Design syntropy_core, start of the top module:
module syntropy_core #(
    parameter DATA_WIDTH = 16,
    parameter ADDR_WIDTH = 8,
    parameter THRESHOLD_DEFAULT = 16'hE666,   
    parameter LEARNING_RATE = 16'h0019,      
    parameter MAX_ITERATIONS = 8'd10
)(
    input wire clk,
    input wire rst_n,
    input wire [DATA_WIDTH-1:0] voltage_drift,     
    input wire [DATA_WIDTH-1:0] packet_loss,       
    input wire [DATA_WIDTH-1:0] temp_variance,     
    input wire [DATA_WIDTH-1:0] phase_jitter,      
    input wire [DATA_WIDTH-1:0] threshold,         
    input wire enable_learning,                    
    input wire mesh_broadcast_en,                  
    output reg stable,                             
    output reg [DATA_WIDTH-1:0] flux_value,        
    output reg [DATA_WIDTH-1:0] correction_vector,  
    output reg [DATA_WIDTH-1:0] optimized_params,  
    output reg learning_active,                    
    output reg mesh_broadcast_req,                 
    input wire [DATA_WIDTH-1:0] mesh_flux_in,      
    input wire [DATA_WIDTH-1:0] mesh_correction_in,  
    input wire mesh_valid_in,                      
    output reg [DATA_WIDTH-1:0] mesh_flux_out,     
    output reg [DATA_WIDTH-1:0] mesh_correction_out,  
    output reg mesh_valid_out,                     
    output reg [7:0] iteration_count,              
  ...
For scale: roughly 2100 cells after synthesis, ~200 flip-flops, ~210 I/O pins, about 19000 um^2 of cells after synthesis.
==> flow/config.mk <==
export PLATFORM = sky130hd
export DESIGN_NAME = syntropy_core
export DESIGN_NICKNAME = syntropy_core
export VERILOG_FILES = /design/flow/design.v
export SDC_FILE = /design/flow/constraint.sdc
export NUM_CORES = 4
export LEC_CHECK = 0
export ABC_AREA = 0
export CAP_MARGIN = 15
export CELL_PAD_IN_SITES_GLOBAL_PLACEMENT = 1
export CORE_ASPECT_RATIO = 1.38
export CORE_MARGIN = 5
export CORE_UTILIZATION = 33
export CTS_CLUSTER_DIAMETER = 327
export GPL_ROUTABILITY_DRIVEN = 1
export GPL_TIMING_DRIVEN = 0
export HOLD_SLACK_MARGIN = 0.2
export MIN_ROUTING_LAYER = met1
export PLACE_DENSITY_LB_ADDON = 0.07
export SETUP_SLACK_MARGIN = 0.55
export SLEW_MARGIN = 15
export TNS_END_PERCENT = 10
==> flow/constraint.sdc <==
create_clock -name core_clock -period 7.47 [get_ports {clk}]
set_input_delay 1.4940 -clock core_clock [delete_from_list [all_inputs] [get_ports {clk}]]
set_output_delay 1.4940 -clock core_clock [all_outputs]
set_load 0.01 [all_outputs]
run.sh (not shown) runs the stock make flow with config.mk's settings and CLKGATE_MAP_FILE=.
The first run reached the layout checks and failed them: setup timing.
Next try:
- ABC_AREA: 0 -> 1
- CELL_PAD_IN_SITES_GLOBAL_PLACEMENT: 1 -> 0
- CORE_ASPECT_RATIO: 1.38 -> 0.52
- CTS_CLUSTER_DIAMETER: 327 -> default
- GPL_ROUTABILITY_DRIVEN: 1 -> 0
- HOLD_SLACK_MARGIN: 0.2 -> -0.03
- MIN_ROUTING_LAYER: met1 -> default
- SETUP_SLACK_MARGIN: 0.55 -> default
=>
- The new run completed, yet does not pass: setup timing
- routed wire length went up by 14%
- critical path depth decreases by 1
- global-route usage came out higher by 1.9 points
- die size rises by 2.7%
- worst setup slack gains 870 ps
- utilization rises by 0.60 points
- synthesized area grows by 2.5%
- flip-flop count is unchanged

* * *

The RTL this note starts from:
==> flow/design.v <==
`timescale 1ns / 1ps
module syntropy_core #(
    parameter DATA_WIDTH = 16,
    parameter ADDR_WIDTH = 8,
    parameter THRESHOLD_DEFAULT = 16'hE666,   
    parameter LEARNING_RATE = 16'h0019,      
    parameter MAX_ITERATIONS = 8'd10
)(
    input wire clk,
    input wire rst_n,
    input wire [DATA_WIDTH-1:0] voltage_drift,     
    input wire [DATA_WIDTH-1:0] packet_loss,       
    input wire [DATA_WIDTH-1:0] temp_variance,     
    input wire [DATA_WIDTH-1:0] phase_jitter,      
    input wire [DATA_WIDTH-1:0] threshold,         
    input wire enable_learning,                    
    input wire mesh_broadcast_en,                  
    output reg stable,                             
    output reg [DATA_WIDTH-1:0] flux_value,        
    output reg [DATA_WIDTH-1:0] correction_vector,  
    output reg [DATA_WIDTH-1:0] optimized_params,  
    output reg learning_active,                    
    output reg mesh_broadcast_req,                 
    input wire [DATA_WIDTH-1:0] mesh_flux_in,      
    input wire [DATA_WIDTH-1:0] mesh_correction_in,  
    input wire mesh_valid_in,                      
    output reg [DATA_WIDTH-1:0] mesh_flux_out,     
    output reg [DATA_WIDTH-1:0] mesh_correction_out,  
    output reg mesh_valid_out,                     
    output reg [7:0] iteration_count,              
    output reg [3:0] state,                        
    output reg error_flag                          
);
    localparam IDLE = 4'd0;
    localparam EVALUATE = 4'd1;
    localparam LEARN = 4'd2;
    localparam CORRECT = 4'd3;
    localparam BROADCAST = 4'd4;
    localparam ERROR = 4'd5;
    reg [DATA_WIDTH-1:0] flux_reg;
    reg [DATA_WIDTH-1:0] threshold_reg;
    reg [DATA_WIDTH-1:0] metrics [0:3];   
    reg [DATA_WIDTH-1:0] gradients [0:3];  
    reg [DATA_WIDTH-1:0] params [0:3];    
    reg [7:0] iter_count;
    reg [3:0] current_state;
    reg learning_en;
    reg mesh_en;
    wire [DATA_WIDTH-1:0] flux_calc;
    wire signed [22:0] gradient_calc [0:3];
    wire signed [31:0] scaled_step [0:3];
    wire [DATA_WIDTH-1:0] param_update [0:3];
    wire signed [17:0] flux_error;
    localparam signed [31:0] LEARNING_RATE_S = LEARNING_RATE;
    wire overflow_flag;
    assign flux_calc = 16'h0100 - (voltage_drift + packet_loss + 
                                   (temp_variance >> 8) + phase_jitter);
    assign flux_error = $signed({2'b00, threshold_reg}) - $signed({2'b00, flux_reg});
    assign gradient_calc[0] = -2 * flux_error;  
    assign gradient_calc[1] = -2 * flux_error;  
    assign gradient_calc[2] = (-2 * flux_error) >>> 8;  
    assign gradient_calc[3] = -2 * flux_error;  
    assign scaled_step[0] = (LEARNING_RATE_S * gradient_calc[0]) >>> 8;
    assign scaled_step[1] = (LEARNING_RATE_S * gradient_calc[1]) >>> 8;
    assign scaled_step[2] = (LEARNING_RATE_S * gradient_calc[2]) >>> 8;
    assign scaled_step[3] = (LEARNING_RATE_S * gradient_calc[3]) >>> 8;
    assign param_update[0] = params[0] - scaled_step[0][DATA_WIDTH-1:0];
    assign param_update[1] = params[1] - scaled_step[1][DATA_WIDTH-1:0];
    assign param_update[2] = params[2] - scaled_step[2][DATA_WIDTH-1:0];
    assign param_update[3] = params[3] - scaled_step[3][DATA_WIDTH-1:0];
    assign overflow_flag = (flux_calc[15] == 1'b1) || 
                          (param_update[0][15] == 1'b1) ||
                          (param_update[1][15] == 1'b1) ||
                          (param_update[2][15] == 1'b1) ||
                          (param_update[3][15] == 1'b1);
    always @(posedge clk or negedge rst_n) begin
        if (!rst_n) begin
            stable <= 1'b0;
            flux_value <= 16'h0000;
            correction_vector <= 16'h0000;
            optimized_params <= 16'h0000;
            learning_active <= 1'b0;
            mesh_broadcast_req <= 1'b0;
            mesh_flux_out <= 16'h0000;
            mesh_correction_out <= 16'h0000;
            mesh_valid_out <= 1'b0;
            iteration_count <= 8'd0;
            state <= IDLE;
            error_flag <= 1'b0;
            params[0] <= 16'h0000;  
            params[1] <= 16'h0000;  
            params[2] <= 16'h0000;  
            params[3] <= 16'h0000;  
            threshold_reg <= THRESHOLD_DEFAULT;
            flux_reg <= 16'h0000;
            current_state <= IDLE;
            learning_en <= 1'b0;
            mesh_en <= 1'b0;
            iter_count <= 8'd0;
        end else begin
            threshold_reg <= threshold;
            learning_en <= enable_learning;
            mesh_en <= mesh_broadcast_en;
            metrics[0] <= voltage_drift;
            metrics[1] <= packet_loss;
            metrics[2] <= temp_variance;
            metrics[3] <= phase_jitter;
            case (current_state)
                IDLE: begin
                    stable <= 1'b0;
                    learning_active <= 1'b0;
                    mesh_broadcast_req <= 1'b0;
                    mesh_valid_out <= 1'b0;
                    error_flag <= 1'b0;
                    iter_count <= 8'd0;
                    if (overflow_flag) begin
                        current_state <= ERROR;
                    end else begin
                        current_state <= EVALUATE;
                    end
                end
                EVALUATE: begin
                    flux_reg <= flux_calc;
                    flux_value <= flux_calc;
                    if (flux_calc >= threshold_reg) begin
                        stable <= 1'b1;
                        correction_vector <= 16'h0000;
                        current_state <= IDLE;
                    end else begin
                        stable <= 1'b0;
                        correction_vector <= threshold_reg - flux_calc;
                        if (learning_en) begin
                            current_state <= LEARN;
                        end else begin
                            current_state <= CORRECT;
                        end
                    end
                end
                LEARN: begin
                    learning_active <= 1'b1;
                    if (iter_count < MAX_ITERATIONS) begin
                        gradients[0] <= gradient_calc[0];
                        gradients[1] <= gradient_calc[1];
                        gradients[2] <= gradient_calc[2];
                        gradients[3] <= gradient_calc[3];
                        params[0] <= param_update[0];
                        params[1] <= param_update[1];
                        params[2] <= param_update[2];
                        params[3] <= param_update[3];
                        iter_count <= iter_count + 1;
                        iteration_count <= iter_count + 1;
                        flux_reg <= 16'h0100 - (param_update[0] + param_update[1] + 
                                               (param_update[2] >> 8) + param_update[3]);
                    end else begin
                        learning_active <= 1'b0;
                        optimized_params <= params[0] + params[1] + params[2] + params[3];
                        current_state <= CORRECT;
                    end
                end
                CORRECT: begin
                    if (mesh_en && mesh_valid_in) begin
                        correction_vector <= mesh_correction_in;
                    end
                    current_state <= BROADCAST;
                end
                BROADCAST: begin
                    mesh_flux_out <= flux_reg;
                    mesh_correction_out <= correction_vector;
                    mesh_valid_out <= 1'b1;
                    mesh_broadcast_req <= 1'b1;
                    current_state <= IDLE;
                end
                ERROR: begin
                    error_flag <= 1'b1;
                    stable <= 1'b0;
                    learning_active <= 1'b0;
                    mesh_broadcast_req <= 1'b0;
                    mesh_valid_out <= 1'b0;
                end
                default: begin
                    current_state <= IDLE;
                end
            endcase
            state <= current_state;
        end
    end
    always @(posedge clk) begin
        if (mesh_valid_in && mesh_en) begin
        end
    end
endmodule
make LEC_CHECK=0 ABC_AREA=1 CAP_MARGIN=20 CORE_ASPECT_RATIO=0.9 CORE_MARGIN=2 CORE_UTILIZATION=58 CTS_CLUSTER_DIAMETER=323 SLEW_MARGIN=20 TNS_END_PERCENT=5 finish   # period 7.09 ns
The first run finished with setup timing left.
Edit:
Settings changed: ABC_AREA 1 to not set, CORE_ASPECT_RATIO 0.9 to not set, CORE_UTILIZATION 58 to 70, CTS_CLUSTER_DIAMETER 323 to not set, CTS_CLUSTER_SIZE set to 37, TNS_END_PERCENT 5 to not set.
Clock period 7.09 ns to 10.1 ns, I/O delays scaled along.
After rerunning:
- The changed run completed, yet does not pass: setup timing
- sequential share of layout area increases by 2.0 points
- clock-buffer cell count drops by 5
- utilization rises by 9.5 points
- design area is lower by 9.8%
- worst hold slack improved by 0.022 ns
- fmax came out lower by 22%
- non-clock buffer count came out lower by 226
- setup slack gets better by 0.29 ns
- synthesized cell count falls by 16%
- critical path depth decreases by 12
Edit:
Settings changed: CORE_UTILIZATION 70 to 71, CTS_CLUSTER_SIZE 37 to 42.
Clock period 10.1 ns to 10.5 ns, I/O delays scaled along.
The changed run finished but failed the layout checks on setup timing.
Global-route usage increases by 1.6 points.
Synthesized area stays the same.
Utilization increases by 0.21 points.
Routed wire length decreases by about 3.3%.
Final cell count decreases by 0.35%.
Maximum frequency increases by about 2.8%.
Final area decreases by 0.61%.
Edit:
Settings changed: CTS_CLUSTER_SIZE 42 to not set, MAX_ROUTING_LAYER set to met4, SETUP_SLACK_MARGIN set to 2.96.
Now the flow stopped in global routing (5_1_grt) (GRT-0232).
Area after synthesis stays the same.
Synthesized cell count does not change.
Die size is unchanged.
Edit:
Settings changed: CORE_UTILIZATION 71 to 66, MAX_ROUTING_LAYER met4 to not set, SETUP_SLACK_MARGIN 2.96 to not set.
The changed run produced a layout that fails on setup timing. Synthesized area does not change. Synthesized cell count stays the same. Die area rises by a little under a tenth.

* * *

run 1:
// syntropy_core: RTL as listed in full above, without the edits since
clock: 10.9 ns
lec_check: 0
abc_area: 1
cap_margin: 20
core_aspect_ratio: 0.7
core_margin: 2
core_utilization: 72
cts_cluster_diameter: 397
cts_cluster_size: 95
place_density_lb_addon: 0.0
setup_slack_margin: 3.34
slew_margin: 20
tns_end_percent: 10
global routing: run 1 exited with error
The inputs of run 2 differ from those of run 1 as listed below.
Settings: a change of TNS_END_PERCENT from 10 to 5; a deleted CORE_ASPECT_RATIO that had been 0.7; a deleted SETUP_SLACK_MARGIN that had been 3.34; a deleted PLACE_DENSITY_LB_ADDON that had been 0.0; a deleted ABC_AREA that had been 1; a deleted CTS_CLUSTER_SIZE that had been 95; a change of CORE_UTILIZATION from 72 to 58; a deleted CTS_CLUSTER_DIAMETER that had been 397; a change of the clock period (ns, I/O delays scaled along) from 10.9 to 10.1.
==> results <==
Cmp run 2 vs run 1: mapped cell area lower in run 2
Changes observed in run 2 relative to run 1: number of cells in the yosys synthesis report saw a decrease, number of buffers added by the clock tree synthesis step saw an increase.
Delta (run 2 minus run 1): area fraction in mux cells picked up an extra 1.8 points; die size now sits higher.
Run 2 finished all stages; layout check result: FAIL, due to setup timing.
Sink count of the clock tree came out exactly the same in run 1 and run 2.
For the unique cell type count in the Yosys netlist, run 2 came in 35 higher than run 1 did.
Run 1 → run 2: placeable core area saw an increase; post-synthesis cell count saw a decrease.
What run 3 does differently from run 2 at the input level:
Settings: HOLD_SLACK_MARGIN newly set to -0.09; CORE_UTILIZATION changed from 58 to 67; MAX_ROUTING_LAYER newly set to met4.
Global routing usage on met2 (run 3 over run 2): increase, 19 points
In the tables for run 3 and run 2, global-route wire length before repair reads higher with run 3.
Compared with run 2, in run 3 slew at the pin closest to its max-slew limit rose 0.0082 ns, fraction of the cycle the final worst path needs rose 3.0 points, global-route usage rose 11 points.
Diff run 2 -> run 3 | via count | up by a little under 10%
| run 3 | all stages done | FAIL | setup timing |

* * *

Setup of zinc:
Starts from the design.v that is shown in full above.
clock: 8.61 ns
lec_check: 0
cap_margin: 20
core_margin: 2
core_utilization: 55
setup_slack_margin: 2.25
slew_margin: 20
zinc ran in full, but the layout does not pass; the checks complain about setup timing.
Here is what was changed in the inputs of willow compared with zinc.
- clearing SETUP_SLACK_MARGIN, which used to be 2.25
- swapping 55 for 66 in CORE_UTILIZATION
- putting MAX_ROUTING_LAYER at met4 where nothing was set
- swapping 8.61 for 10.5 in the clock period (ns, I/O delays scaled along)
No crash in willow: every stage finished, but the layout fails its final checks due to setup timing. willow vs zinc: cell count after placement down by a little under 10%. In the flow results for zinc and willow, the portion of the layout cell area used by non-clock buffers is larger on zinc. Final period utilization (lower): willow. NOTE first-pass GRT wire length zinc->willow decreased by a few percent.
### willow -> fjord
- CORE_UTILIZATION now 72, was 66
- SETUP_SLACK_MARGIN now 2.81, previously not set
==> comparison <==
fjord never completed, since it errored out during global routing. Taking willow as the reference, in fjord post-synthesis share of cell area spent on and, or, nand and nor gates neither gained nor lost much, cell count in the Yosys report roughly the same. fjord -> willow: synthesized-area fraction occupied by xor and xnor cells delta 0, exact match. Number of buffers inserted by post-CTS setup repair: fjord higher than willow. Comparing willow and fjord, the lower post-placement cell area is on fjord. Taking willow as the reference, in fjord HPWL reported at the end of detailed placement went up; chip area went down; area of the core region went down. fjord against willow; number of placed cells counting well taps is down by a few percent. The pre-CTS setup slack number comes out lower for willow vs fjord.
What violet does differently from fjord at the input level:
- CORE_UTILIZATION now 41, was 72
- MAX_ROUTING_LAYER no longer set, was met4
- SETUP_SLACK_MARGIN no longer set, was 2.81
- the clock period (ns, I/O delays scaled along) now 12.4, was 10.5
==> results <==
violet has total of cells resized after clock tree synthesis below what fjord had. violet has completed all stages; timing, DRC and antenna checks passed. Taking fjord as the reference, in violet horizontal die dimension rose by about 30%, area of the die rose by about 70%.
